===== design/flow/config.mk =====
export PLATFORM = sky130hd
export DESIGN_NAME = sensor_if
export DESIGN_NICKNAME = sensor_if
export VERILOG_FILES = /design/flow/design.v
export SDC_FILE = /design/flow/constraint.sdc
export NUM_CORES = 4
export LEC_CHECK = 0
export CAP_MARGIN = 20
export CORE_MARGIN = 2
export CORE_UTILIZATION = 40
export SETUP_SLACK_MARGIN = 0.28
export SLEW_MARGIN = 20

===== design/flow/constraint.sdc =====
create_clock -name core_clock -period 2.57 [get_ports {clk}]
set_input_delay 0.5140 -clock core_clock [delete_from_list [all_inputs] [get_ports {clk}]]
set_output_delay 0.5140 -clock core_clock [all_outputs]
set_load 0.01 [all_outputs]

===== design/flow/design.v =====
module sensor_if(input sens_active,reset,clk,output passed);
reg [255-1:0] shift_reg;
reg compleated,uninterupted;
  always @(posedge clk) begin
  if(~reset && sens_active && ~uninterupted)begin
      shift_reg <= {shift_reg[255-2:0], sens_active};
      if(shift_reg[255-1])begin
        uninterupted = 1;
        shift_reg <= 0;
      end
    end  
    if(~reset && uninterupted && ~sens_active)begin
      shift_reg <= {shift_reg[255-2:0], ~sens_active};
    end if(uninterupted && shift_reg[255-1] && ~sens_active) begin
      compleated = 1;
    end
    if(reset) begin
      shift_reg <= 0;
      compleated = 0;
      uninterupted = 0;
    end
  end
  assign passed = compleated;
endmodule

===== design/flow/run.sh =====
#!/bin/bash
# the make line also repeats each setting of config.mk as NAME=value (left out here)
make -C /OpenROAD-flow-scripts/flow DESIGN_CONFIG=/design/flow/config.mk WORK_HOME=/design/flow/orfs CLKGATE_MAP_FILE= finish

==> results.tsv, run 1 <==
stage	metric	value	unit
worst_setup_path	r2r setup slk	1.03	ns
power_and_ir_drop	seq pwr	3990	uW
timing	Setup-failing EPs final	0	
placement	post-DP HPWL	8200	um
power_and_ir_drop	top power group	sequential cells	
clock_tree	clock tree buffer depth	3	
power_and_ir_drop	Clock group	3660	uW
worst_setup_path	startpoint types	register	
drt	routed len/inst	12.13	um
synthesis	YS warnings	1	
power_and_ir_drop	Clock power frac	46.4	%
timing	maximum clock frequency	526.1	MHz
placement	placed cell area	9448	um^2
worst_setup_path	critical path arrival	1.39	ns
power_and_ir_drop	PwrDens	766.9	nW/um^2
power_and_ir_drop	Comb pwr share	3.0	%
finish	nets@finish	1085	
synthesis	top cells by count	dfxtp_1, a21oi_1, nand2_1, o21ai_0, o21ai_1	
clock_tree	htree depth	1	
hold_path	hold path start	shift_reg[193]	
clock_tree	Clock Pin Slew Worst Setup and Hold Paths	0.06	ns
worst_setup_path	crit path max fanout	2	
synthesis	mapped cell area	9295	um^2
synthesis	Top cells by area	dfxtp_1, a21oi_1, nand2_1, o21ai_0, o21ai_1	
synthesis	Flops after synth	257	
global_routing	met3 Track Usage GR	2.659	%
worst_setup_path	reg2reg end	shift_reg[180]	
synthesis	YS chip area	9295	um^2
synthesis	MUX area fraction	0	%
finish	Final Instance Area	10280	um^2
worst_setup_path	critical path's slowest cell	clkdlybuf4s50_1	
power_and_ir_drop	LEAKAGE	0.003159	uW
worst_setup_path	Crit. End Element	primary output	
synthesis	comb area leader	AND-OR/OR-AND gates	
clock_tree	CTS Hold Bufs	0	
synthesis	Avg Cell Area, Syn	8.132	um^2
run	OpenROAD warning count	28	
timing	slew margin rel.	62.62	%
hold_path	WHS Path Cells	2	
floorplanning	CORE AREA	22710	um^2
global_routing	met1 usage	18.15	%
synthesis	Syn Nets	1146	
global_routing	gr usage total	13.48	%
worst_setup_path	CP Class	register to primary output	
clock_tree	Worst-Skew Late Latency	0.52	ns
timing	Tcrit/Tclk final	73.96	%
global_routing	grt ovf	0	
synthesis	Syn Inst Count	1143	
clock_tree	Setup Fix Bufs, Post-CTS	0	
run	max cap viols	0	
placement	routability cong.	0.6529	
finish	Fill cells	2228	
floorplanning	chip width	156.4	um
worst_setup_path	stages on the worst setup path	1	
synthesis	EDFF count, synth	0	
power_and_ir_drop	sw power	1655	uW
timing	total negative slack	0	ns
global_routing	Most Crowded Layer GR	met2	
clock_tree	TritonCTS clock tree	built	
timing	Final Hold Fails	0	
timing	final worst path period need	1.901	ns
synthesis	and+or+nand+nor area frac	10.63	%
global_routing	initial antenna violation count	0	
synthesis	Seq share, synth	55.35	%
timing	Pins Over Slew Limit	0	
power_and_ir_drop	Seq pwr share	50.6	%
finish	Area growth syn-to-layout	10.59	%
drt	DRC	0	
worst_setup_path	CP top delay family	buffers and inverters	
worst_setup_path	Max stage delay on crit path	0.54	ns
hold_path	Hold Path Class	register to register	
clock_tree	root buf cell	clkbuf_16	
worst_setup_path	end of the critical path	passed	
worst_setup_path	RR Startpoint	uninterupted	
finish	Layout Cells excl Fill	1383	
synthesis	Unique cell types	16	
worst_setup_path	worst-path cell chain	clkdlybuf4s50_1	
timing	Least-Margin Pin Slew	0.5607	ns
timing	RSZ-0062 raised after global routing	false	
clock_tree	CTS Sinks	257	
global_routing	first-pass GRT wire length	29100	um
drt	routed vias	7204	
drt	DRT Pass-1 Iters	4	
global_routing	met2 GRT Util	22.13	%
worst_setup_path	CP Buf/Inv Count	1	
synthesis	FA/HA/MAJ Cells, Area Fraction	0	%
drt	DR iter-0 viols	593	
placement	PortBufs	3	
synthesis	cell count in the Yosys report	1143	
synthesis	most instantiated library cell after synthesis	dfxtp_1	
synthesis	asr flop ratio synth	0	%
clock_tree	total CTS buffers	27	
drt	vias per inst	5.209	
clock_tree	Post-CTS Resized	0	
floorplanning	Die Area	24470	um^2
drt	antenna cells	0	
floorplanning	chip height	156.4	um
floorplanning	num ports	4	
worst_setup_path	Reg2Reg Depth	4	
floorplanning	FP Rows	55	
synthesis	xor+xnor area frac	0.09423	%
global_routing	largest net degree at the start of global routing	106	
power_and_ir_drop	worst vdd rail ir drop	0.0004438	V
global_routing	vias in the first global route	6425	
synthesis	leading area contributor after synthesis	dfxtp_1	
worst_setup_path	Worst EP required	2.06	ns
synthesis	Top FF cell, synth	dfxtp_1	
power_and_ir_drop	Int Pwr	6228	uW
worst_setup_path	Critical Path Source	compleated	
synthesis	aoi share	27.54	%
timing	Worst Skew	0.005748	ns
power_and_ir_drop	P_comb	239	uW
placement	Inst Count DP	1338	
floorplanning	Initial Utilization	40.93	%
power_and_ir_drop	switch share	20.99	%
drt	routed wire length	16780	um
synthesis	Area leader share	55.35	%
drt	Post-DRT Antenna Nets	0	
hold_path	hold endpoint	shift_reg[193]	
status	outcome	no timing/DRC/antenna violations	
## final cells by class
class | instances | area, um^2 | share of cell area, %
Timing Repair Buffer | 23 | 369.1 | 3.591
Tap cell | 285 | 356.6 | 3.469
Clock inverter | 3 | 40.04 | 0.3895
Sequential cell | 257 | 5145 | 50.05
Multi-Input combinational cell | 772 | 3573 | 34.76
Clock buffer | 42 | 792.0 | 7.704
Inverter | 1 | 3.754 | 0.03651
## per-stage QoR
step	hold WS, ns	worst slack, ns	utilization, %	total power [uW]
2_1_floorplan	0.4269	1.163	-	4254
3_3_place_gp	0.4383	0.3458	41.60	4318
3_5_place_dp	0.4431	0.3060	41.60	4316
4_1_cts	0.4463	0.6404	45.27	8007
5_1_grt	0.4579	0.6007	45.27	8180
6_report	0.4487	0.6692	45.27	7883
## metal layers
| layer | wire, um | vias to the layer above |
|---|---|---|
| li1 | - | 3758 |
| met1 | 8509 | 3353 |
| met2 | 7335 | 65 |
| met3 | 623 | 28 |
| met4 | 308 | 0 |
| met5 | 0 | - |
==> run 2: changes to the inputs <==
ABC_AREA = 1   (was unset)
CAP_MARGIN = 0   (was 20)
CORE_ASPECT_RATIO = 1.03   (was unset)
CORE_MARGIN = 10   (was 2)
CORE_UTILIZATION = 70   (was 40)
CTS_CLUSTER_DIAMETER = 23   (was unset)
CTS_CLUSTER_SIZE = 26   (was unset)
GPL_TIMING_DRIVEN = 1   (was unset)
HOLD_SLACK_MARGIN = 0.07   (was unset)
MAX_ROUTING_LAYER = met4   (was unset)
PLACE_DENSITY = 0.67   (was unset)
SETUP_SLACK_MARGIN = -0.06   (was 0.28)
SLEW_MARGIN = 0   (was 20)
clock period = 4.61 ns   (was 2.57 ns; I/O delays follow)
==> run 2 against run 1 <==
Against the previous run:
- wire length up 120%
- sequential power fell by 37%
- setup slack better by 0.89 ns
- total power grew 12%
- critical path depth up 7
- cell count grew 120%
- critical path type is now input pin to register
- global-route usage is 12 points higher
- largest power group is now the clock network
- clock power up 44%
==> results.tsv, run 2 <==
stage	metric	value	unit	change
status	outcome	no timing/DRC/antenna violations		unchanged
power_and_ir_drop	switch share	26.28	%	was 20.99%
synthesis	leading area contributor after synthesis	dfxtp_1		unchanged
timing	maximum clock frequency	327.9	MHz	
placement	routability cong.	0.7301		was 0.6529
drt	Post-DRT Antenna Nets	0		unchanged
worst_setup_path	CP Buf/Inv Count	4		was 1
hold_path	hold endpoint	compleated		was shift_reg[193]
power_and_ir_drop	Seq pwr share	28.7	%	was 50.6%
synthesis	Syn Inst Count	2811		was 1143
placement	post-DP HPWL	15220	um	was 8200 um
synthesis	MUX area fraction	0	%	unchanged
synthesis	EDFF count, synth	0		unchanged
power_and_ir_drop	top power group	the clock network		was sequential cells
timing	Final Hold Fails	0		unchanged
worst_setup_path	worst-path cell chain	clkdlybuf4s50_1 > inv_8 > nand3_4 > nand2_1 > inv_8 > buf_12 > nor2_1 > nor2_1		was clkdlybuf4s50_1
worst_setup_path	CP top delay family	buffers and inverters		unchanged
run	max cap viols	0		unchanged
floorplanning	FP Rows	55		unchanged
synthesis	YS warnings	1		unchanged
timing	RSZ-0062 raised after global routing	false		unchanged
floorplanning	chip width	168.2	um	was 156.4 um
power_and_ir_drop	PwrDens	489.1	nW/um^2	was 766.9 nW/um^2
timing	Pins Over Slew Limit	0		unchanged
worst_setup_path	reg2reg end	shift_reg[43]		was shift_reg[180]
worst_setup_path	Worst EP required	5.10	ns	was 2.06 ns
synthesis	FA/HA/MAJ Cells, Area Fraction	0	%	unchanged
global_routing	met3 Track Usage GR	3.673	%	was 2.659%
synthesis	Area leader share	32.51	%	was 55.35%
clock_tree	Worst-Skew Late Latency	0.57	ns	was 0.52 ns
power_and_ir_drop	Clock power frac	59.7	%	was 46.4%
floorplanning	Initial Utilization	71.65	%	was 40.93%
worst_setup_path	Critical Path Source	reset		was compleated
synthesis	Avg Cell Area, Syn	5.630	um^2	was 8.132 um^2
worst_setup_path	stages on the worst setup path	8		was 1
power_and_ir_drop	Clock group	5270	uW	was 3660 uW
global_routing	Most Crowded Layer GR	met2		unchanged
clock_tree	root buf cell	clkbuf_16		unchanged
synthesis	and+or+nand+nor area frac	54.40	%	was 10.63%
timing	slew margin rel.	17.95	%	was 62.62%
placement	placed cell area	15370	um^2	was 9448 um^2
hold_path	hold path start	compleated		was shift_reg[193]
synthesis	most instantiated library cell after synthesis	nand2_1		was dfxtp_1
floorplanning	num ports	4		unchanged
timing	Least-Margin Pin Slew	1.231	ns	was 0.5607 ns
clock_tree	CTS Hold Bufs	0		unchanged
power_and_ir_drop	seq pwr	2530	uW	was 3990 uW
drt	DRT Pass-1 Iters	5		was 4
placement	PortBufs	3		unchanged
clock_tree	TritonCTS clock tree	built		unchanged
drt	DRC	0		unchanged
synthesis	Flops after synth	257		unchanged
global_routing	vias in the first global route	15500		was 6425
hold_path	Hold Path Class	register to register		unchanged
worst_setup_path	RR Startpoint	uninterupted		unchanged
timing	total negative slack	0	ns	unchanged
synthesis	asr flop ratio synth	0	%	unchanged
power_and_ir_drop	P_comb	1030	uW	was 239 uW
worst_setup_path	crit path max fanout	196		was 2
worst_setup_path	r2r setup slk	1.78	ns	was 1.03 ns
synthesis	YS chip area	15830	um^2	was 9295 um^2
clock_tree	clock tree buffer depth	3		unchanged
synthesis	comb area leader	simple AND/OR/NAND/NOR gates		was AND-OR/OR-AND gates
synthesis	mapped cell area	15830	um^2	was 9295 um^2
power_and_ir_drop	Comb pwr share	11.7	%	was 3.0%
synthesis	Top cells by area	dfxtp_1, nand2_1, nor2_1, nand4_1, nand3_1		was dfxtp_1, a21oi_1, nand2_1, o21ai_0, o21ai_1
synthesis	top cells by count	nand2_1, nor2_1, dfxtp_1, inv_1		was dfxtp_1, a21oi_1, nand2_1, o21ai_0, o21ai_1
floorplanning	CORE AREA	22090	um^2	was 22710 um^2
worst_setup_path	Crit. End Element	register		was primary output
worst_setup_path	Max stage delay on crit path	0.84	ns	was 0.54 ns
synthesis	Syn Nets	2814		was 1146
worst_setup_path	critical path's slowest cell	inv_8		was clkdlybuf4s50_1
run	OpenROAD warning count	44		was 28
global_routing	grt ovf	0		unchanged
finish	Area growth syn-to-layout	14.20	%	was 10.59%
timing	final worst path period need	3.049	ns	
drt	antenna cells	0		unchanged
floorplanning	Die Area	29020	um^2	was 24470 um^2
worst_setup_path	end of the critical path	shift_reg[43]		was passed
drt	routed wire length	37640	um	was 16780 um
synthesis	aoi share	0.1423	%	was 27.54%
finish	nets@finish	2660		was 1085
drt	vias per inst	5.511		was 5.209
power_and_ir_drop	sw power	2323	uW	was 1655 uW
clock_tree	Post-CTS Resized	0		unchanged
power_and_ir_drop	Int Pwr	6517	uW	was 6228 uW
timing	Worst Skew	0.01153	ns	was 0.005748 ns
global_routing	met2 GRT Util	44.27	%	was 22.13%
global_routing	initial antenna violation count	0		unchanged
clock_tree	Clock Pin Slew Worst Setup and Hold Paths	0.04	ns	was 0.06 ns
global_routing	gr usage total	25.25	%	was 13.48%
timing	Tcrit/Tclk final	66.15	%	was 73.96%
worst_setup_path	critical path arrival	3.54	ns	was 1.39 ns
synthesis	cell count in the Yosys report	2811		was 1143
power_and_ir_drop	LEAKAGE	0.009637	uW	was 0.003159 uW
synthesis	Top FF cell, synth	dfxtp_1		unchanged
worst_setup_path	Reg2Reg Depth	7		was 4
finish	Final Instance Area	18070	um^2	was 10280 um^2
global_routing	met1 usage	28.34	%	was 18.15%
global_routing	first-pass GRT wire length	65600	um	was 29100 um
synthesis	Unique cell types	16		unchanged
synthesis	Seq share, synth	32.51	%	was 55.35%
power_and_ir_drop	worst vdd rail ir drop	0.0003406	V	was 0.0004438 V
floorplanning	chip height	172.6	um	was 156.4 um
hold_path	WHS Path Cells	2		unchanged
drt	routed len/inst	12.51	um	was 12.13 um
clock_tree	htree depth	3		was 1
drt	routed vias	16590		was 7204
worst_setup_path	CP Class	input pin to register		was register to primary output
worst_setup_path	startpoint types	input pin		was register
timing	Setup-failing EPs final	0		unchanged
clock_tree	Setup Fix Bufs, Post-CTS	0		unchanged
global_routing	largest net degree at the start of global routing	271		was 106
synthesis	xor+xnor area frac	0	%	was 0.09423%
clock_tree	CTS Sinks	257		unchanged
clock_tree	total CTS buffers	82		was 27
drt	DR iter-0 viols	2077		was 593
-- run 2: stage by stage --
stage          std cells  power, uW  utilization [%]  hold slack [ns]  setup WS, ns
6_report            3010       8840            81.82           0.4818         1.561
5_1_grt             3010       9208            81.82           0.5435         1.377
4_1_cts             3010       8861            81.82           0.4857         1.557
3_5_place_dp        2858       3565            69.58           0.4728         1.032
3_3_place_gp        2858       3528            69.58           0.4543         1.092
2_1_floorplan       2811       3402                -           0.4647         2.709
-- run 2: layout make-up --
type	instances	area, um^2
multi-input combinational	2041	8652
sequential	257	5152
fill	1573	4016
clock buffer	125	2476
inverter	259	994.7
tap	285	356.6
clock inverter	27	226.5
timing repair buffer	16	215.2
-- run 2: per-layer routing --
layer / part of all wire (%) / vias to the layer above
li1: - / 8481
met2: 49 / 447
met4: 1.4 / 0
met5: 0 / -
met3: 4.8 / 58
met1: 44 / 7601
==> run 3: changes to the inputs <==
ABC_AREA = unset   (was 1)
CAP_MARGIN = 35   (was 0)
CELL_PAD_IN_SITES_DETAIL_PLACEMENT = 1   (was unset)
CORE_ASPECT_RATIO = 1.08   (was 1.03)
CORE_MARGIN = 2   (was 10)
CORE_UTILIZATION = 51   (was 70)
CTS_CLUSTER_DIAMETER = unset   (was 23)
CTS_CLUSTER_SIZE = unset   (was 26)
GPL_ROUTABILITY_DRIVEN = 1   (was unset)
GPL_TIMING_DRIVEN = 0   (was 1)
HOLD_SLACK_MARGIN = unset   (was 0.07)
PLACE_DENSITY = 0.64   (was 0.67)
SETUP_SLACK_MARGIN = 0.17   (was -0.06)
SLEW_MARGIN = 20   (was 0)
TNS_END_PERCENT = 85   (was unset)
clock period = 2.65 ns   (was 4.61 ns; I/O delays follow)
==> run 3 against run 2 <==
Against the previous run:
- die size decreased by 33%
- via count decreased by 53%
- total power decreased by 10%
- clock power decreased by 28%
- combinational power decreased by 76%
- sequential share of layout area increased by 20 points
- setup slack got worse by 0.89 ns
- flip-flop count unchanged
- synthesized area decreased by 41%
- sequential power increased by 53%
- first-iteration DRC count decreased by 85%
- critical endpoint is now passed
- largest cell class is now sequential cells
==> results.tsv, run 3 <==
stage	metric	value	unit	change
finish	Area growth syn-to-layout	13.03	%	was 14.20%
timing	total negative slack	0	ns	unchanged
worst_setup_path	Crit. End Element	primary output		was register
floorplanning	chip height	144.3	um	was 172.6 um
synthesis	Avg Cell Area, Syn	8.132	um^2	was 5.630 um^2
synthesis	YS warnings	1		unchanged
synthesis	cell count in the Yosys report	1143		was 2811
drt	DR iter-0 viols	302		was 2077
worst_setup_path	Critical Path Source	compleated		was reset
synthesis	leading area contributor after synthesis	dfxtp_1		unchanged
clock_tree	Setup Fix Bufs, Post-CTS	0		unchanged
synthesis	comb area leader	AND-OR/OR-AND gates		was simple AND/OR/NAND/NOR gates
timing	slew margin rel.	60.16	%	was 17.95%
floorplanning	chip width	133.9	um	was 168.2 um
timing	Least-Margin Pin Slew	0.5976	ns	was 1.231 ns
floorplanning	num ports	4		unchanged
synthesis	most instantiated library cell after synthesis	dfxtp_1		was nand2_1
drt	Post-DRT Antenna Nets	0		unchanged
drt	routed len/inst	15.05	um	was 12.51 um
worst_setup_path	r2r setup slk	1.00	ns	was 1.78 ns
worst_setup_path	crit path max fanout	2		was 196
clock_tree	clock tree buffer depth	3		unchanged
global_routing	first-pass GRT wire length	36590	um	was 65600 um
synthesis	Top FF cell, synth	dfxtp_1		unchanged
timing	maximum clock frequency	506.2	MHz	
worst_setup_path	end of the critical path	passed		was shift_reg[43]
timing	Final Hold Fails	0		unchanged
finish	nets@finish	1177		was 2660
run	max cap viols	0		unchanged
worst_setup_path	worst-path cell chain	clkdlybuf4s50_1		was clkdlybuf4s50_1 > inv_8 > nand3_4 > nand2_1 > inv_8 > buf_12 > nor2_1 > nor2_1
drt	routed vias	7832		was 16.59k
clock_tree	htree depth	1		was 3
synthesis	Unique cell types	16		unchanged
clock_tree	Post-CTS Resized	0		unchanged
hold_path	hold endpoint	shift_reg[61]		was compleated
global_routing	met3 Track Usage GR	3.330	%	was 3.673%
synthesis	aoi share	27.54	%	was 0.1423%
synthesis	Area leader share	55.35	%	was 32.51%
synthesis	Syn Inst Count	1143		was 2811
power_and_ir_drop	Int Pwr	6227	uW	was 6517 uW
drt	DRC	0		unchanged
worst_setup_path	CP top delay family	buffers and inverters		unchanged
power_and_ir_drop	Seq pwr share	48.8	%	was 28.7%
power_and_ir_drop	Clock power frac	48.0	%	was 59.7%
worst_setup_path	CP Class	register to primary output		was input pin to register
worst_setup_path	Reg2Reg Depth	5		was 7
clock_tree	TritonCTS clock tree	built		unchanged
synthesis	FA/HA/MAJ Cells, Area Fraction	0	%	unchanged
hold_path	Hold Path Class	register to register		unchanged
timing	Tcrit/Tclk final	74.55	%	was 66.15%
worst_setup_path	critical path arrival	1.45	ns	was 3.54 ns
timing	WHS	0.4517	ns	was 0.4818 ns
synthesis	xor+xnor area frac	0.09423	%	was 0%
timing	final worst path period need	1.976	ns	
worst_setup_path	reg2reg end	shift_reg[25]		was shift_reg[43]
run	OpenROAD warning count	26		was 44
synthesis	top cells by count	dfxtp_1, a21oi_1, nand2_1, o21ai_0, o21ai_1		was nand2_1, nor2_1, dfxtp_1, inv_1
clock_tree	root buf cell	clkbuf_16		unchanged
global_routing	Most Crowded Layer GR	met2		unchanged
floorplanning	Initial Utilization	51.84	%	was 71.65%
placement	post-DP HPWL	13010	um	was 15220 um
synthesis	Flops after synth	257		unchanged
clock_tree	Worst-Skew Late Latency	0.53	ns	was 0.57 ns
drt	antenna cells	0		unchanged
placement	PortBufs	2		was 3
synthesis	MUX area fraction	0	%	unchanged
global_routing	met2 GRT Util	40.11	%	was 44.27%
worst_setup_path	Worst EP required	2.12	ns	was 5.10 ns
synthesis	YS chip area	9295	um^2	was 15830 um^2
drt	vias per inst	5.485		was 5.511
global_routing	largest net degree at the start of global routing	14		was 271
timing	RSZ-0062 raised after global routing	false		unchanged
power_and_ir_drop	worst vdd rail ir drop	0.0004927	V	was 0.0003406 V
power_and_ir_drop	Comb pwr share	3.1	%	was 11.7%
worst_setup_path	critical path's slowest cell	clkdlybuf4s50_1		was inv_8
worst_setup_path	RR Startpoint	uninterupted		unchanged
global_routing	initial antenna violation count	0		unchanged
power_and_ir_drop	PwrDens	753.5	nW/um^2	was 489.1 nW/um^2
synthesis	Syn Nets	1146		was 2814
clock_tree	Clock Pin Slew Worst Setup and Hold Paths	0.06	ns	was 0.04 ns
synthesis	asr flop ratio synth	0	%	unchanged
power_and_ir_drop	seq pwr	3870	uW	was 2530 uW
timing	Setup-failing EPs final	0		unchanged
clock_tree	CTS Hold Bufs	0		unchanged
synthesis	EDFF count, synth	0		unchanged
power_and_ir_drop	top power group	sequential cells		was the clock network
synthesis	Top cells by area	dfxtp_1, a21oi_1, nand2_1, o21ai_0, o21ai_1		was dfxtp_1, nand2_1, nor2_1, nand4_1, nand3_1
drt	routed wire length	21490	um	was 37640 um
floorplanning	CORE AREA	17930	um^2	was 22090 um^2
global_routing	met1 usage	28.10	%	was 28.34%
synthesis	Seq share, synth	55.35	%	was 32.51%
floorplanning	Die Area	19320	um^2	was 29020 um^2
drt	DRT Pass-1 Iters	4		was 5
placement	routability cong.	0.7220		was 0.7301
clock_tree	total CTS buffers	27		was 82
synthesis	and+or+nand+nor area frac	10.63	%	was 54.40%
global_routing	vias in the first global route	7825		was 15.50k
worst_setup_path	startpoint types	register		was input pin
timing	Worst Skew	0.01508	ns	was 0.01153 ns
power_and_ir_drop	Clock group	3800	uW	was 5270 uW
clock_tree	CTS Sinks	257		unchanged
floorplanning	FP Rows	51		was 55
power_and_ir_drop	switch share	21.35	%	was 26.28%
power_and_ir_drop	P_comb	249	uW	was 1030 uW
worst_setup_path	Max stage delay on crit path	0.55	ns	was 0.84 ns
global_routing	gr usage total	22.88	%	was 25.25%
status	outcome	no timing/DRC/antenna violations		unchanged
hold_path	hold path start	shift_reg[61]		was compleated
power_and_ir_drop	Power, Total	7917	uW	was 8840 uW
hold_path	WHS Path Cells	2		unchanged
power_and_ir_drop	sw power	1690	uW	was 2323 uW
global_routing	grt ovf	0		unchanged
timing	Pins Over Slew Limit	0		unchanged
power_and_ir_drop	LEAKAGE	0.003385	uW	was 0.009637 uW
synthesis	mapped cell area	9295	um^2	was 15830 um^2
worst_setup_path	stages on the worst setup path	1		was 8
worst_setup_path	CP Buf/Inv Count	1		was 4
==> run 3: per-stage QoR <==
stage          instances  worst slack (ns)  utilization [%]  area [um^2]
6_report            1428            0.6743            58.59        10510
5_1_grt             1428            0.6212            58.59        10510
4_1_cts             1428            0.6332            58.59        10510
3_5_place_dp        1383            0.3701            53.61         9613
3_3_place_gp        1383            0.4194            53.61         9613
2_1_floorplan       1143             1.227                -         9295
==> run 3: routing by layer <==
metal | routed length (um) | vias up
li1 | - | 3958
met1 | 10100 | 3795
met2 | 10600 | 52
met3 | 505 | 27
met4 | 289 | 0
met5 | 0 | -
==> run 3: layout make-up <==
type,instances,area (um^2)
fillers,2127,7425
flip-flops and latches,257,5145
multi-input cells,772,3557
clock buffers,36,769.5
plain buffers,113,589.3
well taps,238,297.8
clock inverters,9,123.9
repair buffers,2,20.02
inverters,1,3.754
==> run 4: changes to the inputs <==
ABC_AREA = 1   (was unset)
CAP_MARGIN = 30   (was 35)
CELL_PAD_IN_SITES_DETAIL_PLACEMENT = unset   (was 1)
CELL_PAD_IN_SITES_GLOBAL_PLACEMENT = 3   (was unset)
CORE_ASPECT_RATIO = 0.68   (was 1.08)
CORE_UTILIZATION = 41   (was 51)
CTS_CLUSTER_DIAMETER = 22   (was unset)
CTS_CLUSTER_SIZE = 37   (was unset)
GPL_TIMING_DRIVEN = unset   (was 0)
MAX_ROUTING_LAYER = unset   (was met4)
MIN_ROUTING_LAYER = met2   (was unset)
PLACE_DENSITY = unset   (was 0.64)
SETUP_SLACK_MARGIN = unset   (was 0.17)
TNS_END_PERCENT = 30   (was 85)
clock period = 1.91 ns   (was 2.65 ns; I/O delays follow)
==> run 4 against run 3 <==
Against the previous run:
- the flow now stops in 3_1_place_gp_skip_io
- die size increased by 110%
- synthesized cell count grew 150%
- synthesized area rose by 70%
==> results.tsv, run 4 <==
stage	metric	value	unit	change
synthesis	Top cells by area	dfxtp_1, nand2_1, nor2_1, nand4_1, nand3_1		was dfxtp_1, a21oi_1, nand2_1, o21ai_0, o21ai_1
synthesis	FA/HA/MAJ Cells, Area Fraction	0	%	unchanged
synthesis	most instantiated library cell after synthesis	nand2_1		was dfxtp_1
synthesis	comb area leader	simple AND/OR/NAND/NOR gates		was AND-OR/OR-AND gates
synthesis	Unique cell types	16		unchanged
floorplanning	Initial Utilization	41.47	%	was 51.84%
floorplanning	FP Rows	59		was 51
synthesis	Seq share, synth	32.51	%	was 55.35%
synthesis	leading area contributor after synthesis	dfxtp_1		unchanged
synthesis	top cells by count	nand2_1, nor2_1, dfxtp_1, inv_1		was dfxtp_1, a21oi_1, nand2_1, o21ai_0, o21ai_1
synthesis	and+or+nand+nor area frac	54.40	%	was 10.63%
status	Log Error	[ERROR GPL-0301] Utilization 109.828 % exceeds 100%.		
synthesis	aoi share	0.1423	%	was 27.54%
status	Stop stage	3_1_place_gp_skip_io		
status	outcome	stopped before the end		was no timing/DRC/antenna violations
floorplanning	CORE AREA	38170	um^2	was 17930 um^2
synthesis	cell count in the Yosys report	2811		was 1143
synthesis	YS chip area	15830	um^2	was 9295 um^2
synthesis	Area leader share	32.51	%	was 55.35%
floorplanning	chip height	166.0	um	was 144.3 um
synthesis	asr flop ratio synth	0	%	unchanged
synthesis	Top FF cell, synth	dfxtp_1		unchanged
synthesis	YS warnings	1		unchanged
synthesis	mapped cell area	15830	um^2	was 9295 um^2
synthesis	Flops after synth	257		unchanged
floorplanning	chip width	242.3	um	was 133.9 um
synthesis	EDFF count, synth	0		unchanged
synthesis	xor+xnor area frac	0	%	was 0.09423%
synthesis	Syn Inst Count	2811		was 1143
floorplanning	Die Area	40220	um^2	was 19320 um^2
synthesis	Avg Cell Area, Syn	5.630	um^2	was 8.132 um^2
synthesis	Syn Nets	2814		was 1146
synthesis	MUX area fraction	0	%	unchanged
==> run 5: changes to the inputs <==
CAP_MARGIN = 20   (was 30)
CELL_PAD_IN_SITES_GLOBAL_PLACEMENT = unset   (was 3)
CORE_ASPECT_RATIO = unset   (was 0.68)
CORE_UTILIZATION = 70   (was 41)
CTS_CLUSTER_DIAMETER = unset   (was 22)
CTS_CLUSTER_SIZE = unset   (was 37)
GPL_ROUTABILITY_DRIVEN = unset   (was 1)
MIN_ROUTING_LAYER = unset   (was met2)
TNS_END_PERCENT = unset   (was 30)
clock period = 1.44 ns   (was 1.91 ns; I/O delays follow)
==> run 5 against run 4 <==
Against the previous run:
- synthesized area is the same
- now clean on timing, DRC and antenna
- die size fell by 41%
- synthesized cell count is the same
==> results.tsv, run 5 <==
stage	metric	value	unit	change
timing	Setup-failing EPs final	0		
synthesis	Syn Nets	2814		unchanged
timing	Tcrit/Tclk final	96.32	%	
finish	Fill cells	1769		
run	OpenROAD warning count	31		
drt	routed wire length	37520	um	
worst_setup_path	stages on the worst setup path	1		
hold_path	Hold Path Class	input pin to register		
clock_tree	clock tree buffer depth	3		
power_and_ir_drop	LEAKAGE	0.009407	uW	
synthesis	cell count in the Yosys report	2811		unchanged
power_and_ir_drop	P_comb	3720	uW	
synthesis	Avg Cell Area, Syn	5.630	um^2	unchanged
hold_path	hold path start	sens_active		
timing	Final WS setup	0.05292	ns	
power_and_ir_drop	Clock power frac	39.7	%	
synthesis	asr flop ratio synth	0	%	unchanged
power_and_ir_drop	top power group	sequential cells		
power_and_ir_drop	switch share	28.86	%	
floorplanning	Die Area	23830	um^2	was 40220 um^2
synthesis	Area leader share	32.51	%	unchanged
power_and_ir_drop	Comb pwr share	19.1	%	
drt	routed vias	16600		
floorplanning	chip height	154.4	um	was 166.0 um
global_routing	grt ovf	0		
worst_setup_path	worst-path cell chain	clkdlybuf4s15_2		
clock_tree	Worst-Skew Late Latency	0.54	ns	
floorplanning	FP Rows	55		was 59
clock_tree	root buf cell	clkbuf_16		
floorplanning	chip width	154.4	um	was 242.3 um
worst_setup_path	Crit. End Element	primary output		
clock_tree	CTS Hold Bufs	0		
global_routing	vias in the first global route	15030		
worst_setup_path	reg2reg end	shift_reg[23]		
power_and_ir_drop	Seq pwr share	41.1	%	
power_and_ir_drop	PwrDens	1106	nW/um^2	
synthesis	xor+xnor area frac	0	%	unchanged
timing	final worst path period need	1.387	ns	
floorplanning	num ports	4		
hold_path	WHS Path Cells	4		
synthesis	and+or+nand+nor area frac	54.40	%	unchanged
drt	Post-DRT Antenna Nets	0		
synthesis	FA/HA/MAJ Cells, Area Fraction	0	%	unchanged
power_and_ir_drop	worst vdd rail ir drop	0.001140	V	
synthesis	leading area contributor after synthesis	dfxtp_1		unchanged
drt	DRC	0		
clock_tree	TritonCTS clock tree	built		
timing	Final Hold Fails	0		
worst_setup_path	CP top delay family	flip-flops		
drt	routed len/inst	12.55	um	
worst_setup_path	r2r setup slk	0.07	ns	
synthesis	YS warnings	1		unchanged
placement	post-DP HPWL	20290	um	
worst_setup_path	end of the critical path	passed		
power_and_ir_drop	Int Pwr	13820	uW	
worst_setup_path	crit path max fanout	2		
floorplanning	Initial Utilization	70.55	%	was 41.47%
timing	RSZ-0062 raised after global routing	true		
drt	DRT Pass-1 Iters	8		
floorplanning	CORE AREA	22430	um^2	was 38170 um^2
synthesis	Top cells by area	dfxtp_1, nand2_1, nor2_1, nand4_1, nand3_1		unchanged
placement	Place WS	-0.4769	ns	
worst_setup_path	Max stage delay on crit path	0.34	ns	
synthesis	comb area leader	simple AND/OR/NAND/NOR gates		unchanged
synthesis	Flops after synth	257		unchanged
global_routing	gr usage total	30.50	%	
global_routing	largest net degree at the start of global routing	105		
worst_setup_path	CP Buf/Inv Count	1		
finish	Area growth syn-to-layout	11.00	%	
run	max cap viols	0		
worst_setup_path	RR Startpoint	uninterupted		
clock_tree	Setup Fix Bufs, Post-CTS	0		
synthesis	MUX area fraction	0	%	unchanged
clock_tree	htree depth	1		
timing	maximum clock frequency	720.9	MHz	
synthesis	Seq share, synth	32.51	%	unchanged
timing	Worst Skew	0.01624	ns	
synthesis	most instantiated library cell after synthesis	nand2_1		unchanged
placement	routability cong.	0.7536		
power_and_ir_drop	Clock group	7720	uW	
power_and_ir_drop	sw power	5605	uW	
synthesis	Top FF cell, synth	dfxtp_1		unchanged
worst_setup_path	CP Class	register to primary output		
hold_path	hold endpoint	uninterupted		
synthesis	YS chip area	15830	um^2	unchanged
finish	nets@finish	2689		
power_and_ir_drop	seq pwr	7990	uW	
drt	DR iter-0 viols	1609		
global_routing	first-pass GRT wire length	65120	um	
clock_tree	total CTS buffers	28		
clock_tree	CTS Sinks	257		
global_routing	initial antenna violation count	0		
worst_setup_path	Worst EP required	1.15	ns	
synthesis	mapped cell area	15830	um^2	unchanged
timing	Pins Over Slew Limit	0		
drt	vias per inst	5.553		
clock_tree	Clock Pin Slew Worst Setup and Hold Paths	0.06	ns	
synthesis	top cells by count	nand2_1, nor2_1, dfxtp_1, inv_1		unchanged
synthesis	Syn Inst Count	2811		unchanged
worst_setup_path	critical path arrival	1.10	ns	
synthesis	EDFF count, synth	0		unchanged
worst_setup_path	Reg2Reg Depth	7		
worst_setup_path	critical path's slowest cell	dfxtp_2		
synthesis	Unique cell types	16		unchanged
worst_setup_path	startpoint types	register		
finish	post-layout util	78.30	%	
worst_setup_path	Critical Path Source	compleated		
drt	antenna cells	0		
synthesis	aoi share	0.1423	%	unchanged
timing	slew margin rel.	67.16	%	
status	outcome	no timing/DRC/antenna violations		was stopped before the end
timing	Least-Margin Pin Slew	0.4925	ns	
placement	PortBufs	3		
-- run 5: layout make-up --
type	count	area, um^2	area share, %
clock buffer	37	795.8	4.530
timing repair buffer	99	1416	8.063
inverter	259	994.7	5.662
clock inverter	12	187.7	1.068
sequential	257	5154	29.34
tap	285	356.6	2.030
multi-input combinational	2041	8662	49.31
-- run 5: metal layers --
layer  GRT usage [%]  wire (um)  up-vias
met5               0          0        -
met4           6.393        546        0
met3           2.662       1626       48
met2           56.89      18590      418
met1           38.51      16760     7620
li1                -          -     8516
-- run 5: through the flow --
stage / hold slack [ns] / instances / total power [uW] / instance area [um^2] / setup TNS [ns]
floorplan: 0.3571 / 2811 / 10890 / 15830 / 0
detailed placement: 0.4775 / 2939 / 11760 / 16450 / -108.80
global route: 0.2058 / 2990 / 20380 / 17570 / -0.03385
global placement: 0.4858 / 2939 / 11620 / 16450 / -99.56
finish: 0.2045 / 2990 / 19430 / 17570 / 0
CTS: 0.5045 / 2988 / 19500 / 17440 / 0
-- run 5: repair_timing --
item,CTS,global route
pin swaps,0,1
cloned,0,2
gates resized,3,16
endpoints found under the setup margin,1,228
==> run 6: changes to the inputs <==
CAP_MARGIN = 0   (was 20)
CELL_PAD_IN_SITES_DETAIL_PLACEMENT = 1   (was unset)
CORE_ASPECT_RATIO = 1.41   (was unset)
CORE_MARGIN = 10   (was 2)
CORE_UTILIZATION = 17   (was 70)
CTS_CLUSTER_DIAMETER = 23   (was unset)
CTS_CLUSTER_SIZE = 26   (was unset)
GPL_ROUTABILITY_DRIVEN = 0   (was unset)
GPL_TIMING_DRIVEN = 0   (was unset)
MAX_ROUTING_LAYER = met5   (was unset)
PLACE_DENSITY = 0.67   (was unset)
SLEW_MARGIN = 0   (was 20)
TNS_END_PERCENT = 80   (was unset)
clock period = 1.48 ns   (was 1.44 ns; I/O delays follow)
==> run 6 against run 5 <==
Against the previous run:
- synthesized cell count is the same
- sequential share of layout area shrank 7.0 points
- total power rose by 86%
- critical path depth up 7
- clock-buffer cell count increased by 92
- core utilization fell by 53 points
- the layout now fails its checks (setup timing)
- critical endpoint is now shift_reg[251]
- cell area grew 31%
- highest routed layer is now met5
==> results.tsv, run 6 <==
stage	metric	value	unit	change
status	outcome	complete, but fails checks		was no timing/DRC/antenna violations
status	Violated Checks	setup timing		
finish	post-layout util	25.06	%	was 78.30%
power_and_ir_drop	Seq pwr share	22.2	%	was 41.1%
power_and_ir_drop	P_comb	6020	uW	was 3720 uW
timing	Final WS setup	-0.9257	ns	was 0.05292 ns
clock_tree	root buf cell	clkbuf_16		unchanged
synthesis	asr flop ratio synth	0	%	unchanged
power_and_ir_drop	Clock power frac	61.1	%	was 39.7%
timing	Setup-failing EPs final	255		was 0
synthesis	Syn Inst Count	2811		unchanged
synthesis	Top FF cell, synth	dfxtp_1		unchanged
power_and_ir_drop	sw power	12080	uW	was 5605 uW
global_routing	gr usage total	15.06	%	was 30.50%
synthesis	Area leader share	32.51	%	unchanged
power_and_ir_drop	PwrDens	1568	nW/um^2	was 1106 nW/um^2
drt	routed wire length	109300	um	was 37520 um
synthesis	YS warnings	1		unchanged
worst_setup_path	Critical Path Source	uninterupted		was compleated
timing	Tcrit/Tclk final	162.5	%	was 96.32%
placement	post-DP HPWL	33570	um	was 20290 um
worst_setup_path	reg2reg end	shift_reg[251]		was shift_reg[23]
hold_path	hold path start	reset		was sens_active
drt	routed len/inst	25.98	um	was 12.55 um
worst_setup_path	critical path's slowest cell	nor2_1		was dfxtp_2
synthesis	YS chip area	15830	um^2	unchanged
hold_path	Hold Path Class	input pin to register		unchanged
clock_tree	CTS Sinks	257		unchanged
worst_setup_path	r2r setup slk	-0.93	ns	was 0.07 ns
power_and_ir_drop	seq pwr	8050	uW	was 7990 uW
synthesis	cell count in the Yosys report	2811		unchanged
drt	DRC	0		unchanged
worst_setup_path	stages on the worst setup path	8		was 1
worst_setup_path	Max stage delay on crit path	0.58	ns	was 0.34 ns
timing	RSZ-0062 raised after global routing	true		unchanged
synthesis	top cells by count	nand2_1, nor2_1, dfxtp_1, inv_1		unchanged
finish	Fill cells	11440		was 1769
timing	Final Hold Fails	0		unchanged
worst_setup_path	CP most frequent cell	buf_6		
global_routing	initial antenna violation count	17		was 0
worst_setup_path	RR Startpoint	uninterupted		unchanged
power_and_ir_drop	Comb pwr share	16.6	%	was 19.1%
synthesis	MUX area fraction	0	%	unchanged
synthesis	EDFF count, synth	0		unchanged
clock_tree	total CTS buffers	90		was 28
drt	vias per inst	5.704		was 5.553
worst_setup_path	CP top delay family	simple AND/OR/NAND/NOR gates		was flip-flops
clock_tree	clock tree buffer depth	3		unchanged
power_and_ir_drop	top power group	the clock network		was sequential cells
worst_setup_path	Crit. End Element	register		was primary output
hold_path	hold endpoint	compleated		was uninterupted
global_routing	grt ovf	0		unchanged
run	OpenROAD warning count	28		was 31
drt	DRT Pass-1 Iters	8		unchanged
synthesis	Unique cell types	16		unchanged
worst_setup_path	crit path max fanout	10		was 2
worst_setup_path	Worst EP required	2.00	ns	was 1.15 ns
synthesis	Syn Nets	2814		unchanged
worst_setup_path	critical path arrival	2.92	ns	was 1.10 ns
global_routing	vias in the first global route	23840		was 15.03k
synthesis	mapped cell area	15830	um^2	unchanged
synthesis	FA/HA/MAJ Cells, Area Fraction	0	%	unchanged
floorplanning	Initial Utilization	17.17	%	was 70.55%
timing	final worst path period need	2.406	ns	
timing	Least-Margin Pin Slew	0.6937	ns	was 0.4925 ns
global_routing	first-pass GRT wire length	131800	um	was 65120 um
power_and_ir_drop	LEAKAGE	0.01139	uW	was 0.009407 uW
clock_tree	Clock Pin Slew Worst Setup and Hold Paths	0.09	ns	was 0.06 ns
worst_setup_path	CP Buf/Inv Count	4		was 1
timing	total negative slack	-76.23	ns	was 0 ns
drt	DR iter-0 viols	3403		was 1609
timing	Worst Skew	0.07433	ns	was 0.01624 ns
synthesis	comb area leader	simple AND/OR/NAND/NOR gates		unchanged
power_and_ir_drop	worst vdd rail ir drop	0.001048	V	was 0.001140 V
floorplanning	CORE AREA	92160	um^2	was 22430 um^2
synthesis	Seq share, synth	32.51	%	unchanged
clock_tree	TritonCTS clock tree	built		unchanged
worst_setup_path	startpoint types	register		unchanged
synthesis	aoi share	0.1423	%	unchanged
clock_tree	CTS Hold Bufs	0		unchanged
run	max cap viols	0		unchanged
timing	maximum clock frequency	415.7	MHz	
floorplanning	FP Rows	132		was 55
floorplanning	chip width	277.0	um	was 154.4 um
synthesis	Top cells by area	dfxtp_1, nand2_1, nor2_1, nand4_1, nand3_1		unchanged
timing	slew margin rel.	53.58	%	was 67.16%
hold_path	WHS Path Cells	2		was 4
placement	PortBufs	3		unchanged
clock_tree	htree depth	3		was 1
synthesis	and+or+nand+nor area frac	54.40	%	unchanged
synthesis	most instantiated library cell after synthesis	nand2_1		unchanged
worst_setup_path	CP Class	register to register		was register to primary output
clock_tree	Worst-Skew Late Latency	0.75	ns	was 0.54 ns
power_and_ir_drop	switch share	33.36	%	was 28.86%
floorplanning	chip height	382.3	um	was 154.4 um
finish	nets@finish	2928		was 2689
global_routing	largest net degree at the start of global routing	12		was 105
timing	Pins Over Slew Limit	0		unchanged
floorplanning	num ports	4		unchanged
drt	Post-DRT Antenna Nets	0		unchanged
worst_setup_path	worst-path cell chain	buf_6 > nand3_4 > buf_12 > buf_6 > buf_6 > nand3_1 > nand2_1 > nor2_1		was clkdlybuf4s15_2
finish	Area growth syn-to-layout	45.91	%	was 11.00%
drt	routed vias	24000		was 16.60k
power_and_ir_drop	Int Pwr	24130	uW	was 13820 uW
worst_setup_path	end of the critical path	shift_reg[251]		was passed
synthesis	Avg Cell Area, Syn	5.630	um^2	unchanged
power_and_ir_drop	Clock group	22100	uW	was 7720 uW
synthesis	leading area contributor after synthesis	dfxtp_1		unchanged
floorplanning	Die Area	105900	um^2	was 23830 um^2
synthesis	xor+xnor area frac	0	%	unchanged
synthesis	Flops after synth	257		unchanged
worst_setup_path	Reg2Reg Depth	8		was 7
==> run 6: final cells by class <==
type	count	area, um^2	share of cell area, %
repair buffers	23	441.7	1.913
well taps	1206	1509	6.534
diodes	5	12.51	0.05418
flip-flops and latches	257	5151	22.31
clock inverters	35	558.0	2.417
multi-input cells	2041	9814	42.50
clock buffers	129	2653	11.49
plain buffers	253	1971	8.534
inverters	259	982.2	4.253
==> run 6: timing repair <==
action                     CTS  global route
cloned                       0            14
pin swaps                    7            48
setup endpoints to repair  258           253
buffers inserted             1             5
resized                    397           404
==> run 6: per-layer routing <==
metal	track usage (%)	share of wire (%)	vias to the layer above
met5	0	0.33	-
met4	14.46	11	24
met3	4.488	14	1094
met2	25.09	44	2553
met1	14.81	31	11260
li1	-	-	9072
==> run 6: metrics by stage <==
step | instances | hold WS, ns | power, uW | instance area (um^2) | worst slack, ns
finish | 4208 | 0.02884 | 36210 | 23090 | -0.9257
CTS | 4184 | 0.1499 | 32890 | 21460 | -0.04213
detailed placement | 4020 | 0.5683 | 11530 | 17370 | -0.9852
floorplan | 2811 | 0.3651 | 10600 | 15830 | 0.1005
global placement | 4020 | 0.5528 | 11320 | 17370 | -0.9326
global route | 4206 | 0.05518 | 36530 | 23090 | -0.8319
==> run 7: changes to the inputs <==
CORE_MARGIN = 5   (was 10)
CTS_CLUSTER_SIZE = 35   (was 26)
GPL_ROUTABILITY_DRIVEN = 1   (was 0)
HOLD_SLACK_MARGIN = 0.09   (was unset)
MAX_ROUTING_LAYER = met4   (was met5)
MIN_ROUTING_LAYER = met2   (was unset)
==> run 7 against run 6 <==
Against the previous run:
- the flow now stops in 5_1_grt
- synthesized area is the same
- die size shrank 6.1%
- synthesized cell count is the same
==> results.tsv, run 7 <==
stage	metric	value	unit	change
clock_tree	clock tree buffer depth	3		unchanged
floorplanning	Die Area	99390	um^2	was 105900 um^2
synthesis	comb area leader	simple AND/OR/NAND/NOR gates		unchanged
placement	post-DP HPWL	34170	um	was 33570 um
placement	PortBufs	3		unchanged
floorplanning	Initial Utilization	17.04	%	was 17.17%
synthesis	aoi share	0.1423	%	unchanged
synthesis	Syn Inst Count	2811		unchanged
floorplanning	FP Rows	133		was 132
synthesis	most instantiated library cell after synthesis	nand2_1		unchanged
synthesis	Top cells by area	dfxtp_1, nand2_1, nor2_1, nand4_1, nand3_1		unchanged
floorplanning	chip height	372.3	um	was 382.3 um
synthesis	Area leader share	32.51	%	unchanged
synthesis	asr flop ratio synth	0	%	unchanged
status	Stop stage	5_1_grt		
synthesis	YS chip area	15830	um^2	unchanged
floorplanning	num ports	4		unchanged
status	Log Error	[ERROR DRT-9419] Inst _2585_ not found in insts_set_		
synthesis	FA/HA/MAJ Cells, Area Fraction	0	%	unchanged
synthesis	Flops after synth	257		unchanged
floorplanning	chip width	267.0	um	was 277.0 um
synthesis	Seq share, synth	32.51	%	unchanged
synthesis	Avg Cell Area, Syn	5.630	um^2	unchanged
clock_tree	root buf cell	clkbuf_16		unchanged
synthesis	xor+xnor area frac	0	%	unchanged
synthesis	cell count in the Yosys report	2811		unchanged
clock_tree	CTS Sinks	257		unchanged
floorplanning	CORE AREA	92860	um^2	was 92160 um^2
placement	routability cong.	0.7644		
synthesis	and+or+nand+nor area frac	54.40	%	unchanged
synthesis	top cells by count	nand2_1, nor2_1, dfxtp_1, inv_1		unchanged
synthesis	YS warnings	1		unchanged
synthesis	leading area contributor after synthesis	dfxtp_1		unchanged
clock_tree	htree depth	3		unchanged
synthesis	Unique cell types	16		unchanged
synthesis	Syn Nets	2814		unchanged
synthesis	EDFF count, synth	0		unchanged
clock_tree	total CTS buffers	86		was 90
synthesis	MUX area fraction	0	%	unchanged
synthesis	Top FF cell, synth	dfxtp_1		unchanged
status	outcome	stopped before the end		was complete, but fails checks
synthesis	mapped cell area	15830	um^2	unchanged
-- run 7: timing repair --
action / in CTS
buffers inserted: 1
pin swaps: 10
endpoints found under the setup margin: 258
cloned: 1
hold buffers: 0
gates resized: 399
-- run 7: stage by stage --
step           hold slack, ns  cells  worst slack (ns)  TNS (ns)  instance area (um^2)
3_5_place_dp           0.5632   4029           -0.9676   -217.53                 17380
2_1_floorplan          0.3651   2811            0.1005         0                 15830
4_1_cts                0.3647   4189          -0.07569    -3.539                 21310
3_3_place_gp           0.5305   4029           -0.9093   -208.09                 17380
==> run 8: changes to the inputs <==
ABC_AREA = unset   (was 1)
CAP_MARGIN = 20   (was 0)
CELL_PAD_IN_SITES_DETAIL_PLACEMENT = unset   (was 1)
CORE_ASPECT_RATIO = unset   (was 1.41)
CORE_MARGIN = 2   (was 5)
CORE_UTILIZATION = 64   (was 17)
CTS_CLUSTER_DIAMETER = unset   (was 23)
CTS_CLUSTER_SIZE = unset   (was 35)
GPL_ROUTABILITY_DRIVEN = unset   (was 1)
GPL_TIMING_DRIVEN = unset   (was 0)
HOLD_SLACK_MARGIN = unset   (was 0.09)
MAX_ROUTING_LAYER = unset   (was met4)
MIN_ROUTING_LAYER = unset   (was met2)
PLACE_DENSITY = unset   (was 0.67)
SLEW_MARGIN = 20   (was 0)
TNS_END_PERCENT = unset   (was 80)
clock period = 2.19 ns   (was 1.48 ns; I/O delays follow)
==> run 8 against run 7 <==
Against the previous run:
- now clean on timing, DRC and antenna
- die size fell by 84%
- synthesized cell count fell by 59%
- synthesized area fell by 41%
==> results.tsv, run 8 <==
stage	metric	value	unit	change
status	outcome	no timing/DRC/antenna violations		was stopped before the end
worst_setup_path	r2r setup slk	0.61	ns	
timing	Pins Over Slew Limit	0		
worst_setup_path	startpoint types	register		
synthesis	YS chip area	9295	um^2	was 15830 um^2
finish	nets@finish	1091		
finish	Layout Cells excl Fill	1288		
clock_tree	Setup Fix Bufs, Post-CTS	0		was 1
synthesis	comb area leader	AND-OR/OR-AND gates		was simple AND/OR/NAND/NOR gates
synthesis	asr flop ratio synth	0	%	unchanged
timing	Final WS setup	0.3446	ns	
timing	RSZ-0062 raised after global routing	false		
finish	Fill cells	1172		
worst_setup_path	crit path max fanout	2		
power_and_ir_drop	PwrDens	922.1	nW/um^2	
worst_setup_path	stages on the worst setup path	1		
clock_tree	Post-CTS Resized	0		was 399
synthesis	Seq share, synth	55.35	%	was 32.51%
synthesis	Unique cell types	16		unchanged
synthesis	xor+xnor area frac	0.09423	%	was 0%
clock_tree	Worst-Skew Late Latency	0.52	ns	
power_and_ir_drop	LEAKAGE	0.003251	uW	
timing	Setup-failing EPs final	0		
placement	Place WS	0.09117	ns	was -0.9676 ns
hold_path	WHS Path Cells	2		
clock_tree	clock tree buffer depth	3		unchanged
drt	DRT Pass-1 Iters	5		
floorplanning	chip height	124.5	um	was 372.3 um
synthesis	mapped cell area	9295	um^2	was 15830 um^2
timing	Least-Margin Pin Slew	0.4850	ns	
drt	routed wire length	16410	um	
floorplanning	Die Area	15500	um^2	was 99390 um^2
drt	antenna cells	0		
floorplanning	num ports	4		unchanged
synthesis	cell count in the Yosys report	1143		was 2811
synthesis	Top FF cell, synth	dfxtp_1		unchanged
worst_setup_path	worst-path cell chain	clkdlybuf4s50_1		
floorplanning	FP Rows	44		was 133
synthesis	most instantiated library cell after synthesis	dfxtp_1		was nand2_1
drt	vias per inst	5.578		
floorplanning	chip width	124.5	um	was 267.0 um
floorplanning	Initial Utilization	64.69	%	was 17.04%
synthesis	aoi share	27.54	%	was 0.1423%
placement	Inst Count DP	1244		was 4029
synthesis	Flops after synth	257		unchanged
synthesis	YS warnings	1		unchanged
power_and_ir_drop	sw power	1932	uW	
synthesis	MUX area fraction	0	%	unchanged
worst_setup_path	Worst EP required	1.75	ns	
placement	PortBufs	3		unchanged
worst_setup_path	critical path arrival	1.41	ns	
worst_setup_path	end of the critical path	passed		
drt	routed vias	7185		
power_and_ir_drop	seq pwr	4680	uW	
power_and_ir_drop	worst vdd rail ir drop	0.0007274	V	
clock_tree	CTS Sinks	257		unchanged
power_and_ir_drop	Clock group	4560	uW	
power_and_ir_drop	Power, Total	9535	uW	
worst_setup_path	CP Buf/Inv Count	1		
timing	slew margin rel.	67.67	%	
synthesis	and+or+nand+nor area frac	10.63	%	was 54.40%
timing	Worst Skew	0.01201	ns	
synthesis	leading area contributor after synthesis	dfxtp_1		unchanged
timing	total negative slack	0	ns	
placement	post-DP HPWL	8411	um	was 34170 um
global_routing	largest net degree at the start of global routing	99		
global_routing	grt ovf	0		
drt	DRC	0		
worst_setup_path	CP top delay family	buffers and inverters		
power_and_ir_drop	Comb pwr share	3.1	%	
worst_setup_path	critical path's slowest cell	clkdlybuf4s50_1		
power_and_ir_drop	Int Pwr	7604	uW	
synthesis	Area leader share	55.35	%	was 32.51%
worst_setup_path	reg2reg end	shift_reg[231]		
drt	routed len/inst	12.74	um	
worst_setup_path	Crit. End Element	primary output		
global_routing	initial antenna violation count	0		
global_routing	gr usage total	20.88	%	
timing	final worst path period need	1.845	ns	
clock_tree	TritonCTS clock tree	built		
synthesis	Syn Inst Count	1143		was 2811
run	max cap viols	0		
clock_tree	htree depth	1		was 3
clock_tree	total CTS buffers	26		was 86
synthesis	EDFF count, synth	0		unchanged
synthesis	Syn Nets	1146		was 2814
run	OpenROAD warning count	28		
worst_setup_path	RR Startpoint	uninterupted		
clock_tree	root buf cell	clkbuf_16		unchanged
clock_tree	CTS Hold Bufs	0		unchanged
timing	Tcrit/Tclk final	84.27	%	
timing	Final Hold Fails	0		
worst_setup_path	Critical Path Source	compleated		
power_and_ir_drop	switch share	20.26	%	
worst_setup_path	Reg2Reg Depth	4		
synthesis	Top cells by area	dfxtp_1, a21oi_1, nand2_1, o21ai_0, o21ai_1		was dfxtp_1, nand2_1, nor2_1, nand4_1, nand3_1
synthesis	Avg Cell Area, Syn	8.132	um^2	was 5.630 um^2
global_routing	first-pass GRT wire length	28850	um	
worst_setup_path	Max stage delay on crit path	0.54	ns	
hold_path	hold path start	reset		
drt	Post-DRT Antenna Nets	0		
power_and_ir_drop	top power group	sequential cells		
drt	DR iter-0 viols	661		
hold_path	hold endpoint	shift_reg[26]		
finish	Area growth syn-to-layout	11.25	%	
power_and_ir_drop	Seq pwr share	49.1	%	
timing	maximum clock frequency	541.9	MHz	
global_routing	vias in the first global route	6621		
synthesis	FA/HA/MAJ Cells, Area Fraction	0	%	unchanged
hold_path	Hold Path Class	input pin to register		
placement	routability cong.	0.6850		was 0.7644
worst_setup_path	CP Class	register to primary output		
power_and_ir_drop	Clock power frac	47.8	%	
clock_tree	Clock Pin Slew Worst Setup and Hold Paths	0.06	ns	
power_and_ir_drop	P_comb	293	uW	
floorplanning	CORE AREA	14370	um^2	was 92860 um^2
synthesis	top cells by count	dfxtp_1, a21oi_1, nand2_1, o21ai_0, o21ai_1		was nand2_1, nor2_1, dfxtp_1, inv_1
run 8: metrics by stage:
step                      util (%)  cell area, um^2  hold WS, ns
after global placement       65.67             9437       0.4382
after CTS                    71.97            10340       0.3305
final                        71.97            10340       0.3360
after global routing         71.97            10340       0.3481
after detailed placement     65.67             9437       0.4433
after floorplan                  -             9295       0.4269
run 8: area by class of cell:
type	instances	area, um^2	area share (%)
Clock inverter	6	107.6	1.041
Timing Repair Buffer	30	484.2	4.682
Clock buffer	38	797.0	7.707
Inverter	1	3.754	0.03630
Multi-Input combinational cell	772	3573	34.56
Tap cell	184	230.2	2.226
Sequential cell	257	5145	49.75
run 8: routing by layer:
layer | wire length, um | track usage [%]
met1 | 8069 | 27.73
met3 | 453 | 3.393
met2 | 7575 | 35.49
met4 | 311 | 5.816
met5 | 0 | 0
==> run 9: changes to the inputs <==
CORE_UTILIZATION = 65   (was 64)
SETUP_SLACK_MARGIN = 1.09   (was unset)
clock period = 3.83 ns   (was 2.19 ns; I/O delays follow)
==> run 9 against run 8 <==
Against the previous run:
- still clean
- hold slack gained 0.11 ns
- flip-flop count is the same
- sequential power shrank 43%
- clock-buffer cell count shrank 4
- cell area shrank 2.6%
- register-to-register slack gained 1.4 ns
- sequential share of layout area grew 1.3 points
- combinational power shrank about 50%
- clock skew shrank 0.0048 ns
- via count grew 0.97%
- non-clock buffer count shrank 8
- largest cell class unchanged
==> results.tsv, run 9 <==
stage	metric	value	unit	change
status	outcome	no timing/DRC/antenna violations		unchanged
power_and_ir_drop	Int Pwr	4220	uW	was 7604 uW
worst_setup_path	r2r setup slk	1.96	ns	was 0.61 ns
worst_setup_path	Worst EP required	4.26	ns	was 1.75 ns
timing	Least-Margin Pin Slew	0.8379	ns	was 0.4850 ns
power_and_ir_drop	Seq pwr share	50.5	%	was 49.1%
power_and_ir_drop	P_comb	147	uW	was 293 uW
finish	Layout Cells excl Fill	1274		was 1288
finish	Final Instance Area	10080	um^2	was 10340 um^2
worst_setup_path	CP Buf/Inv Count	2		was 1
run	OpenROAD warning count	32		was 28
floorplanning	Initial Utilization	66.71	%	was 64.69%
floorplanning	num ports	4		unchanged
timing	Setup-failing EPs final	0		unchanged
drt	metal2 WL	7590	um	was 7575 um
synthesis	YS warnings	1		unchanged
power_and_ir_drop	sw power	1082	uW	was 1932 uW
floorplanning	chip width	123.6	um	was 124.5 um
finish	nets@finish	1082		was 1091
floorplanning	FP Rows	43		was 44
floorplanning	CORE AREA	13930	um^2	was 14370 um^2
timing	RSZ-0062 raised after global routing	false		unchanged
hold_path	WHS Path Cells	2		unchanged
timing	total negative slack	0	ns	unchanged
placement	post-DP HPWL	7988	um	was 8411 um
power_and_ir_drop	worst vdd rail ir drop	0.0003393	V	was 0.0007274 V
synthesis	asr flop ratio synth	0	%	unchanged
finish	Area growth syn-to-layout	8.399	%	was 11.25%
worst_setup_path	startpoint types	input pin		was register
global_routing	largest net degree at the start of global routing	133		was 99
clock_tree	htree depth	1		unchanged
synthesis	aoi share	27.54	%	unchanged
worst_setup_path	reg2reg end	shift_reg[12]		was shift_reg[231]
global_routing	initial antenna violation count	0		unchanged
synthesis	Unique cell types	16		unchanged
synthesis	and+or+nand+nor area frac	10.63	%	unchanged
global_routing	grt ovf	0		unchanged
worst_setup_path	Reg2Reg Depth	4		unchanged
clock_tree	Setup Fix Bufs, Post-CTS	0		unchanged
drt	Post-Route M1 WL	8169	um	was 8069 um
drt	vias per inst	5.695		was 5.578
power_and_ir_drop	seq pwr	2680	uW	was 4680 uW
timing	maximum clock frequency	446.5	MHz	
timing	final worst path period need	2.240	ns	
drt	Top Layer Used	met4		unchanged
synthesis	Top cells by area	dfxtp_1, a21oi_1, nand2_1, o21ai_0, o21ai_1		unchanged
clock_tree	TritonCTS clock tree	built		unchanged
hold_path	Hold Path Class	register to register		was input pin to register
synthesis	Top FF cell, synth	dfxtp_1		unchanged
drt	Post-DRT Antenna Nets	0		unchanged
timing	Tcrit/Tclk final	58.47	%	was 84.27%
synthesis	Syn Inst Count	1143		unchanged
worst_setup_path	Critical Path Source	sens_active		was compleated
synthesis	Syn Nets	1146		unchanged
worst_setup_path	critical path's slowest cell	and2b_4		was clkdlybuf4s50_1
power_and_ir_drop	LEAKAGE	0.003133	uW	was 0.003251 uW
drt	routed vias	7255		was 7185
timing	slew margin rel.	43.87	%	was 67.67%
worst_setup_path	crit path max fanout	42		was 2
global_routing	vias in the first global route	6508		was 6621
synthesis	Flops after synth	257		unchanged
drt	routed wire length	16440	um	was 16410 um
drt	antenna cells	0		unchanged
clock_tree	CTS Sinks	257		unchanged
clock_tree	Clock Pin Slew Worst Setup and Hold Paths	0.06	ns	about the same
synthesis	cell count in the Yosys report	1143		unchanged
synthesis	Avg Cell Area, Syn	8.132	um^2	unchanged
worst_setup_path	CP Class	input pin to register		was register to primary output
clock_tree	Post-CTS Resized	0		unchanged
worst_setup_path	RR Startpoint	uninterupted		unchanged
power_and_ir_drop	Comb pwr share	2.8	%	was 3.1%
synthesis	EDFF count, synth	0		unchanged
placement	Inst Count DP	1232		was 1244
power_and_ir_drop	switch share	20.40	%	was 20.26%
drt	routed len/inst	12.90	um	was 12.74 um
worst_setup_path	end of the critical path	shift_reg[12]		was passed
power_and_ir_drop	Clock power frac	46.8	%	was 47.8%
worst_setup_path	CP top delay family	buffers and inverters		unchanged
worst_setup_path	Crit. End Element	register		was primary output
synthesis	Area leader share	55.35	%	unchanged
placement	routability cong.	0.6682		was 0.6850
worst_setup_path	critical path arrival	2.67	ns	was 1.41 ns
synthesis	xor+xnor area frac	0.09423	%	unchanged
power_and_ir_drop	Clock group	2480	uW	was 4560 uW
placement	placed cell area	9246	um^2	was 9437 um^2
synthesis	YS chip area	9295	um^2	unchanged
synthesis	mapped cell area	9295	um^2	unchanged
synthesis	comb area leader	AND-OR/OR-AND gates		unchanged
clock_tree	clock tree buffer depth	3		unchanged
power_and_ir_drop	PwrDens	526.2	nW/um^2	was 922.1 nW/um^2
drt	DRT Pass-1 Iters	4		was 5
synthesis	leading area contributor after synthesis	dfxtp_1		unchanged
run	max cap viols	0		unchanged
timing	Final Hold Fails	0		unchanged
worst_setup_path	Max stage delay on crit path	0.64	ns	was 0.54 ns
synthesis	FA/HA/MAJ Cells, Area Fraction	0	%	unchanged
drt	DRC	0		unchanged
synthesis	Seq share, synth	55.35	%	unchanged
hold_path	hold path start	shift_reg[233]		was reset
clock_tree	CTS Hold Bufs	0		unchanged
floorplanning	Die Area	15270	um^2	was 15500 um^2
worst_setup_path	stages on the worst setup path	5		was 1
hold_path	hold endpoint	shift_reg[233]		was shift_reg[26]
timing	Pins Over Slew Limit	0		unchanged
worst_setup_path	worst-path cell chain	clkdlybuf4s50_1 > and2b_4 > buf_4 > o21ai_0 > a21oi_1		was clkdlybuf4s50_1
clock_tree	root buf cell	clkbuf_16		unchanged
placement	PortBufs	3		unchanged
clock_tree	Worst-Skew Late Latency	0.50	ns	was 0.52 ns
drt	DR iter-0 viols	615		was 661
floorplanning	chip height	123.6	um	was 124.5 um
power_and_ir_drop	top power group	sequential cells		unchanged
timing	Worst Skew	0.007217	ns	was 0.01201 ns
clock_tree	total CTS buffers	25		was 26
global_routing	gr usage total	21.16	%	was 20.88%
global_routing	first-pass GRT wire length	27870	um	was 28850 um
drt	DR WL met3	387	um	was 453 um
synthesis	most instantiated library cell after synthesis	dfxtp_1		unchanged
synthesis	top cells by count	dfxtp_1, a21oi_1, nand2_1, o21ai_0, o21ai_1		unchanged
synthesis	MUX area fraction	0	%	unchanged
run 9: stage by stage:
| stage | util [%] | power [uW] | hold WS (ns) | setup slack, ns |
|---|---|---|---|---|
| after floorplan | - | 2855 | 0.4269 | 2.171 |
| after global placement | 66.36 | 2884 | 0.4381 | 1.121 |
| after detailed placement | 66.36 | 2882 | 0.4421 | 1.095 |
| after CTS | 72.31 | 5352 | 0.4511 | 1.585 |
| after global routing | 72.31 | 5468 | 0.4649 | 1.420 |
| final | 72.31 | 5302 | 0.4494 | 1.590 |
run 9: layout make-up:
| class | count | area, um^2 |
|---|---|---|
| clock buffers | 34 | 689.4 |
| clock inverters | 8 | 140.1 |
| fillers | 1165 | 3859 |
| inverters | 1 | 3.754 |
| multi-input cells | 772 | 3573 |
| flip-flops and latches | 257 | 5145 |
| well taps | 180 | 225.2 |
| repair buffers | 22 | 299.0 |
run 9: layer usage:
metal,track usage (%),vias to the layer above
met5,0,-
met4,5.043,0
met3,3.388,25
met2,36.78,59
met1,27.70,3431
li1,-,3740
No activity file was given, so power comes from the tool's default toggle rates.
